==> flow/design.v (excerpt) <==
module top (
    input clk,                   
    input mode,                  
    input song,                  
    input plus,                  
    input minus,                 
    input rst,                   
    input set,                   
    input refer,                 
    input player1,               
    input player2,               
    output reg [8:0] rope,       
    output reg [1:0] sel,        
    output reg [1:0] ledr,       
    output reg [1:0] ledg,       
    output reg [1:0] ledb,       
    output reg [3:0] ledop,      
    output reg [7:0] segdata1,   
    output reg [7:0] segdata0,   
    output reg [7:0] seg,        
    output reg [7:0] sel8,       
    output reg ledplayer1,       
    output reg ledplayer2,       
    output reg buzzer,           
    output reg round_indicator_1, 
    output reg round_indicator_2 
);
wire playsong;                   
wire song_pulse;                 
wire mode_pulse;                 
wire plus_pulse;                 
wire minus_pulse;                
wire set_pulse;                  
wire refer_pulse;                
wire player1_pulse;              
wire player2_pulse;              
wire [1:0] led_slowgreen;        
wire [3:0] led_midyellow;        
wire [1:0] led_fastred;          
wire [8:0] led_rope_afk1;        
wire [1:0] led_win_afk1;         
wire [1:0] led_test_afk1;        
wire [8:0] led_rope_afk2;        
wire [1:0] led_win_afk2;         
wire [1:0] led_test_afk2;        
reg gameoverflag;                    
reg win1;                        
reg win2;                        
reg draw;                        
reg winflag_1;                   
reg winflag_2;                   
  ...
Size in the first run: roughly 820 flip-flops, ~68 I/O pins, roughly 0.048 sq mm of cells after synthesis.
==> flow/config.mk <==
export PLATFORM = sky130hd
export DESIGN_NAME = top
export DESIGN_NICKNAME = top
export VERILOG_FILES = /design/flow/design.v
export SDC_FILE = /design/flow/constraint.sdc
export NUM_CORES = 4
export LEC_CHECK = 0
export ABC_AREA = 1
export CAP_MARGIN = 0
export CORE_ASPECT_RATIO = 1.05
export CORE_MARGIN = 5
export CORE_UTILIZATION = 31
export MIN_ROUTING_LAYER = met2
export PLACE_DENSITY_LB_ADDON = 0.04
export SLEW_MARGIN = 20
==> flow/constraint.sdc <==
create_clock -name core_clock -period 11.7 [get_ports {clk}]
set_input_delay 2.3400 -clock core_clock [delete_from_list [all_inputs] [get_ports {clk}]]
set_output_delay 2.3400 -clock core_clock [all_outputs]
set_load 0.01 [all_outputs]
run.sh (not shown) runs the stock make flow with config.mk's settings and CLKGATE_MAP_FILE=.
The first run ran to the end with violations: design-rule violations.
Rerun with:
Settings changed: ABC_AREA 1 to not set, CAP_MARGIN 0 to 20, CORE_ASPECT_RATIO 1.05 to not set, CORE_MARGIN 5 to 2, CORE_UTILIZATION 31 to 37, MIN_ROUTING_LAYER met2 to not set, PLACE_DENSITY set to 0.6, PLACE_DENSITY_LB_ADDON 0.04 to not set.
Clock period 11.7 ns to 11.3 ns, I/O delays scaled along.
Effect: Now the flow completed with no timing, DRC or antenna violations; core utilization came out higher by 6.4 points; critical path depth went down by 15; cell area is lower by 2.7%; via count went down by about 34%; fmax came out lower by 17%; synthesized area came out lower by 1.3%; worst hold slack hardly moves; non-clock buffer count came out lower by 2; synthesized cell count decreases by 13%; die size went down by 20%.
Rerun with:
Settings changed: CORE_UTILIZATION 37 to 70, CTS_CLUSTER_DIAMETER set to 357, HOLD_SLACK_MARGIN set to -0.04.
Clock period 11.3 ns to 4.33 ns, I/O delays scaled along.
What happened: The new run completed, yet does not pass: negative setup slack; fmax is higher by 44%; design area is higher by 1.6%; power is higher to 2.6 times its value; critical path depth is higher by 3; setup slack loses 4.7 ns.
Rerun with:
Settings changed: ABC_AREA set to 1, CORE_UTILIZATION 70 to 72, CTS_CLUSTER_DIAMETER 357 to 133, HOLD_SLACK_MARGIN -0.04 to not set, PLACE_DENSITY 0.6 to not set, PLACE_DENSITY_LB_ADDON set to 0.01, SETUP_SLACK_MARGIN set to 1.24.
Outcome: With this change the flow failed in global routing, error ODB-0269; synthesized cell count is higher by 16%; die size drops by 1.5%; synthesized area increases by 1.3%.

========
Starting RTL as in the previous note.
make LEC_CHECK=0 CAP_MARGIN=20 CORE_MARGIN=2 CORE_UTILIZATION=40 PLACE_DENSITY=0.6 SLEW_MARGIN=20 finish   # period 5.01 ns
The baseline reached the layout checks and failed them: setup timing.
Then changed:
CORE_UTILIZATION = 72   (was 40)
CTS_CLUSTER_DIAMETER = 357   (was not set)
CTS_CLUSTER_SIZE = 29   (was not set)
clock period = 4.38 ns   (was 5.01 ns; I/O delays follow)
=>
- The new run completed, yet does not pass: setup timing
- cell area is lower by 5.0%
- final cell count is lower by 11%
- worst hold slack is worse by 0.078 ns
- maximum frequency hardly moves
- utilization grows by 33 points
Then changed:
CORE_UTILIZATION = 68   (was 72)
CTS_CLUSTER_DIAMETER = not set   (was 357)
clock period = 5.84 ns   (was 4.38 ns; I/O delays follow)
=> Now the flow finished clean. Die area grows by a few percent. Total power shrinks by roughly a tenth. Hold slack improved by 0.14 ns. First-iteration DRC count shrinks by a few percent. Utilization shrinks by 2.6 points. Sequential share of layout area shrinks by 0.68 points. Maximum frequency shrinks by a few percent. Clock power grows by well over a third.
Then changed:
CORE_UTILIZATION = 40   (was 68)
CTS_CLUSTER_SIZE = not set   (was 29)
SETUP_SLACK_MARGIN = -0.66   (was not set)
clock period = 7.79 ns   (was 5.84 ns; I/O delays follow)
What happened: Worst hold slack gains 0.0040 ns; combinational power decreases by about 25%; die area went up by 69%; sequential cell count does not change; global-route usage shrinks by 12 points; power falls by about 24%.

========
## v31
top again, from the RTL that the note above started with.
Settings: LEC_CHECK=0, ABC_AREA=1, CAP_MARGIN=20, CORE_MARGIN=2, CORE_UTILIZATION=72, CTS_CLUSTER_DIAMETER=55, CTS_CLUSTER_SIZE=42, PLACE_DENSITY_LB_ADDON=0.01, SETUP_SLACK_MARGIN=1.29, SLEW_MARGIN=20, TNS_END_PERCENT=5; clock period 4.38 ns.
Every stage of v31 finished as expected; the final checks, on the other hand, flagged setup timing, which means the layout fails.
The inputs of v5 differ from those of v31 as listed below.
-- flow/config.mk --
<<< v31, line 8
export ABC_AREA = 1
>>> v5, line 8
<<< v31, line 12
export CTS_CLUSTER_DIAMETER = 55
export CTS_CLUSTER_SIZE = 42
export PLACE_DENSITY_LB_ADDON = 0.01
export SETUP_SLACK_MARGIN = 1.29
>>> v5, line 11
export CTS_CLUSTER_SIZE = 35
export PLACE_DENSITY = 0.7
export SETUP_SLACK_MARGIN = 1.7
<<< v31, line 17
export TNS_END_PERCENT = 5
>>> v5, line 15
==> flow/constraint.sdc <==
create_clock -name core_clock -period 6.49 [get_ports {clk}]
set_input_delay 1.2980 -clock core_clock [delete_from_list [all_inputs] [get_ports {clk}]]
set_output_delay 1.2980 -clock core_clock [all_outputs]
set_load 0.01 [all_outputs]
Findings:
Fill cell total of the finished layout is lower on v31. Flip-flop and latch power: v5 lower than v31. Non-clock inverter count in the final layout (v5 vs. v31) decreases by more than half. Comparing v31 against v5, there is no change at all in number of enable flip-flop cells. Going from v31 to v5, area of all placed cells without fillers decreased by 5.5% relative to the old numbers, via count decreased by about 12% relative to the old numbers. Status for v5 and v31: clean finish in v5 only. v31 had finished all stages when the layout checks came back failing, citing setup timing. Die size, v5 and v31, higher one = v31. Measured against each other, v5 and v31 differ in global-route usage, the higher figure coming from v31.
The following lists how v8 was set up differently from v5:
-- flow/config.mk --
<<< v5, line 11
export CTS_CLUSTER_SIZE = 35
export PLACE_DENSITY = 0.7
export SETUP_SLACK_MARGIN = 1.7
>>> v8, line 11
export CTS_CLUSTER_DIAMETER = 26
export PLACE_DENSITY_LB_ADDON = 0.2
export SETUP_SLACK_MARGIN = 1.27
==> flow/constraint.sdc <==
create_clock -name core_clock -period 4.33 [get_ports {clk}]
set_input_delay 0.8660 -clock core_clock [delete_from_list [all_inputs] [get_ports {clk}]]
set_output_delay 0.8660 -clock core_clock [all_outputs]
set_load 0.01 [all_outputs]
Results
- Flow for v8 halted at 5_1_grt, error code ODB-0269.
- For the instance area at placement, v8 came in about 3% higher than v5 did.
- Comparing v8 against v5, there is no change at all in async set-or-reset flop fraction in the synthesized netlist.
- Final estimated routing congestion in global placement grows slightly when moving from v5 to v8.
- Comparing v5 against v8, there is no change at all in die outline area.
- Count of flip-flops with a built-in enable after synthesis came out exactly the same in v8 and v5.
- Of v8 and v5, the higher buffers inserted during post-CTS setup optimization belongs to v8.
- v5 → v8: sink count of the clock tree now sits at about the same level, number of clock buffers inserted by TritonCTS now sits higher, setup slack after placement now sits lower, count of hold buffers inserted by post-cts repair now sits at about the same level.
[inputs] v35 vs v8
-- flow/config.mk --
<<< v8, line 11
export CTS_CLUSTER_DIAMETER = 26
>>> v35, line 11
export CTS_CLUSTER_DIAMETER = 133
export CTS_CLUSTER_SIZE = 22
<<< v8, line 13
export SETUP_SLACK_MARGIN = 1.27
>>> v35, line 14
export SETUP_SLACK_MARGIN = 1.23
Notes after the runs:
Diff v8 -> v35: synthesized cell area essentially unchanged, number of buffers created by CTS decreased 144, estimated wirelength of the detail-placed design decreased 340 µm, yosys stat chip area essentially unchanged.
Across v8 and v35, no clean finish was achieved.
v35: complete, dirty (setup timing)
v35 against v8: chip footprint comparable, number of placed instances with taps included flat, instance area at placement now sits at about the same level, number of setup buffers added after CTS has decreased, pre-CTS setup slack saw a decrease.
Measured against each other, v35 and v8 differ in level count of the clock H-tree, the lower figure coming from v35.
Power and IR drop assume default switching activity.
